run A:
==> flow/design.v <==
`timescale 1ns / 1ps
module TNS_dec_33(
    input wire clk,
    input wire rst_n,
    input wire [32:0] codein,
    output reg [30 - 1 : 0] dataout
    );
    wire [30 - 1 : 0] dataout_wire;
    assign dataout_wire = (codein[32]*847425747) + (codein[31]*564950498) + (codein[30]*282475249) + 
                    (codein[29]*121060821) + (codein[28]*80707214) + (codein[27]*40353607) + 
                    (codein[26]*17294403) + (codein[25]*11529602) + (codein[24]*5764801) + 
                    (codein[23]*2470629) + (codein[22]*1647086) + (codein[21]*823543) + 
                    (codein[20]*352947) + (codein[19]*235298) + (codein[18]*117649) + (codein[17]*50421) + (codein[16]*33614) + 
                    (codein[15]*16807) + (codein[14]*7203) + (codein[13]*4802) + (codein[12]*2401) + (codein[11]*1029) +
                    (codein[10]*686) + (codein[9]*343) + (codein[8]*147) + (codein[7]*98) + (codein[6]*49) +
                    (codein[5]*21) + (codein[4]*14) + (codein[3]*7) + (codein[2]*3) + (codein[1]*2) +
                    (codein[0]*1);
    always @(posedge clk or negedge rst_n) begin
        if (~rst_n) begin
            dataout <= 0;
        end
        else begin
            dataout <= dataout_wire;
        end
    end
endmodule
==> flow/config.mk <==
export PLATFORM = sky130hd
export DESIGN_NAME = TNS_dec_33
export DESIGN_NICKNAME = TNS_dec_33
export VERILOG_FILES = /design/flow/design.v
export SDC_FILE = /design/flow/constraint.sdc
export NUM_CORES = 4
export LEC_CHECK = 0
export ABC_AREA = 0
export CAP_MARGIN = 20
export CORE_MARGIN = 2
export CORE_UTILIZATION = 72
export HOLD_SLACK_MARGIN = -0.09
export SLEW_MARGIN = 20
==> flow/constraint.sdc <==
create_clock -name core_clock -period 6.58 [get_ports {clk}]
set_input_delay 1.3160 -clock core_clock [delete_from_list [all_inputs] [get_ports {clk}]]
set_output_delay 1.3160 -clock core_clock [all_outputs]
set_load 0.01 [all_outputs]
run.sh (not shown) runs the stock make flow with config.mk's settings and CLKGATE_MAP_FILE=.
Seen in the log of run A: GRT-0116 during 5_1_grt, after which the run never completed.
[inputs] run B vs run A
- HOLD_SLACK_MARGIN removed (was -0.09)
- ABC_AREA changed from 0 to 1
- CORE_UTILIZATION changed from 72 to 25
- the clock period (ns, I/O delays scaled along) changed from 6.58 to 8.8
--- outcome ---
- Run B ended with every stage complete and zero timing, DRC or antenna violations.
- Run B vs. run A: number of setup buffers added after CTS went down by 25.
- Compared with run A, in run B die area picked up an extra about 200%; placer's final routability congestion estimate shows a reduction of about 1.2%.
- Going from run A to run B, average size of a mapped cell shrinks by 14%.
- Per the comparison of run B with run A, die width increased by 73% relative to the old numbers; synthesized area increased by 650 sq um relative to the old numbers; area fraction in and, or, nand and nor cells after synthesis increased by 8.0 points relative to the old numbers.
- Run A → run B: synthesized cell count went up by 223, HPWL after detailed placement went down 2.4%.
--- input diff run B..run C ---
- setting SETUP_SLACK_MARGIN to 1.46 for the first time
- changing CORE_UTILIZATION from 25 to 64
- setting HOLD_SLACK_MARGIN to 0.3 for the first time
- changing the clock period (ns, I/O delays scaled along) from 8.8 to 4.89
[summary]
In run C the implementation completed, yet the final layout does not meet the checks, the culprit being setup timing. Run B -> run C: met3 layer wire length in the routed design increased by more than half. Delta (run C minus run B): global-route usage over all layers increased 20 points, total of fill cells in the finished design decreased 3,387, utilization increased 58 points. Delta (run C minus run B): worst hold slack went down by 0.80 ns, wire length of the first global-routing pass went up by 590 um, design area went up by 18%.
### run C -> run D
- a change of SETUP_SLACK_MARGIN from 1.46 to 1.32
- an added CTS_CLUSTER_SIZE of 80
- a change of CORE_UTILIZATION from 64 to 68
- a change of CAP_MARGIN from 20 to 30
- a change of ABC_AREA from 1 to 0
==> results <==
The flow ran to completion for all of run C and run D but run D, which stopped partway. The number of clock sinks seen by CTS was comparable across run D and run C. Run D ended up with a lower synthesized area than run C did. Die size delta for run D relative to run C: 2000 sq um lower. Taking run D as 1.0, run C lands at 1.05 on cell area after placement. Relative to run C, net count after synthesis has gone down in run D. Async set-or-reset flop fraction in the synthesized netlist came out exactly the same in run D and run C. Summary: with run C as the reference, post-cts repair resize count in run D moved down by more than 10%. Sort run D and run C by floorplan core area, descending, and run C comes first. Comparing run D and run C, synthesized cell count is higher on run C. In the flow results for run D and run C, the adder-cell share of the synthesized area is larger on run D. Weighted congestion at the end of routability-driven global placement: run D vs run C up 0.075.
What run E does differently from run D at the input level:
- changing ABC_AREA from 0 to 1
- removing SETUP_SLACK_MARGIN (formerly 1.32)
- changing CORE_UTILIZATION from 68 to 52
- changing CAP_MARGIN from 30 to 20
- removing HOLD_SLACK_MARGIN (formerly 0.3)
- removing CTS_CLUSTER_SIZE (formerly 80)
- changing the clock period (ns, I/O delays scaled along) from 4.89 to 6.28
### Flow results
[run E] flow finished | final checks: failed | reasons: setup timing. Post-CTS setup buffer count in run E is 7 lower than in run D. Between run E and run D, it is run E whose post-synthesis cell area is higher, by about 7%. When run E is measured against run D, its area of the die turns out 5700 sq um higher. Diff run D -> run E | distinct cell type count after synthesis | down by more than a quarter. Comparing run D and run E, number of standard cells reported by yosys is higher on run E. [compare] base=run D new=run E: worst setup timing slack at the placement stage up 1.84 ns; post-cts resize count up about 33%; xor-xnor portion of the synthesized cell area down 0.92 points.

* * *

Starts from the design.v that is shown in full above.
make LEC_CHECK=0 ABC_AREA=0 CAP_MARGIN=0 CELL_PAD_IN_SITES_DETAIL_PLACEMENT=0 CELL_PAD_IN_SITES_GLOBAL_PLACEMENT=0 CORE_MARGIN=2 CORE_UTILIZATION=35 CTS_CLUSTER_DIAMETER=337 CTS_CLUSTER_SIZE=89 GPL_ROUTABILITY_DRIVEN=0 GPL_TIMING_DRIVEN=0 MAX_ROUTING_LAYER=met5 MIN_ROUTING_LAYER=met2 PLACE_DENSITY_LB_ADDON=0.28 SLEW_MARGIN=20 TNS_END_PERCENT=85 finish   # period 6.48 ns
The baseline completed and failed the layout checks on setup timing.
Change:
CAP_MARGIN = 20   (was 0)
CELL_PAD_IN_SITES_DETAIL_PLACEMENT = default   (was 0)
CELL_PAD_IN_SITES_GLOBAL_PLACEMENT = default   (was 0)
CORE_UTILIZATION = 70   (was 35)
CTS_CLUSTER_DIAMETER = default   (was 337)
CTS_CLUSTER_SIZE = default   (was 89)
GPL_ROUTABILITY_DRIVEN = default   (was 0)
GPL_TIMING_DRIVEN = default   (was 0)
MAX_ROUTING_LAYER = default   (was met5)
MIN_ROUTING_LAYER = default   (was met2)
PLACE_DENSITY_LB_ADDON = default   (was 0.28)
TNS_END_PERCENT = default   (was 85)
clock period = 6.74 ns   (was 6.48 ns; I/O delays follow)
=> The changed run aborted during global routing (5_1_grt); die area falls by well over a third; area after synthesis does not change; synthesized cell count is unchanged.
Change:
CORE_UTILIZATION = 40   (was 70)
CTS_CLUSTER_SIZE = 10   (was default)
TNS_END_PERCENT = 10   (was default)
clock period = 12.0 ns   (was 6.74 ns; I/O delays follow)
With this change the flow ran to the end with no violations.
Area after synthesis stays the same.
Die area increases by about 70%.
Synthesized cell count stays the same.
Change:
CORE_ASPECT_RATIO = 0.5   (was default)
CORE_MARGIN = 6   (was 2)
CORE_UTILIZATION = 61   (was 40)
Result: Critical path depth came out lower by 3; cell count came out lower by roughly a tenth; fmax came out lower by a few percent; worst setup slack loses 0.19 ns; core utilization came out higher by 25 points; cell area came out lower slightly.
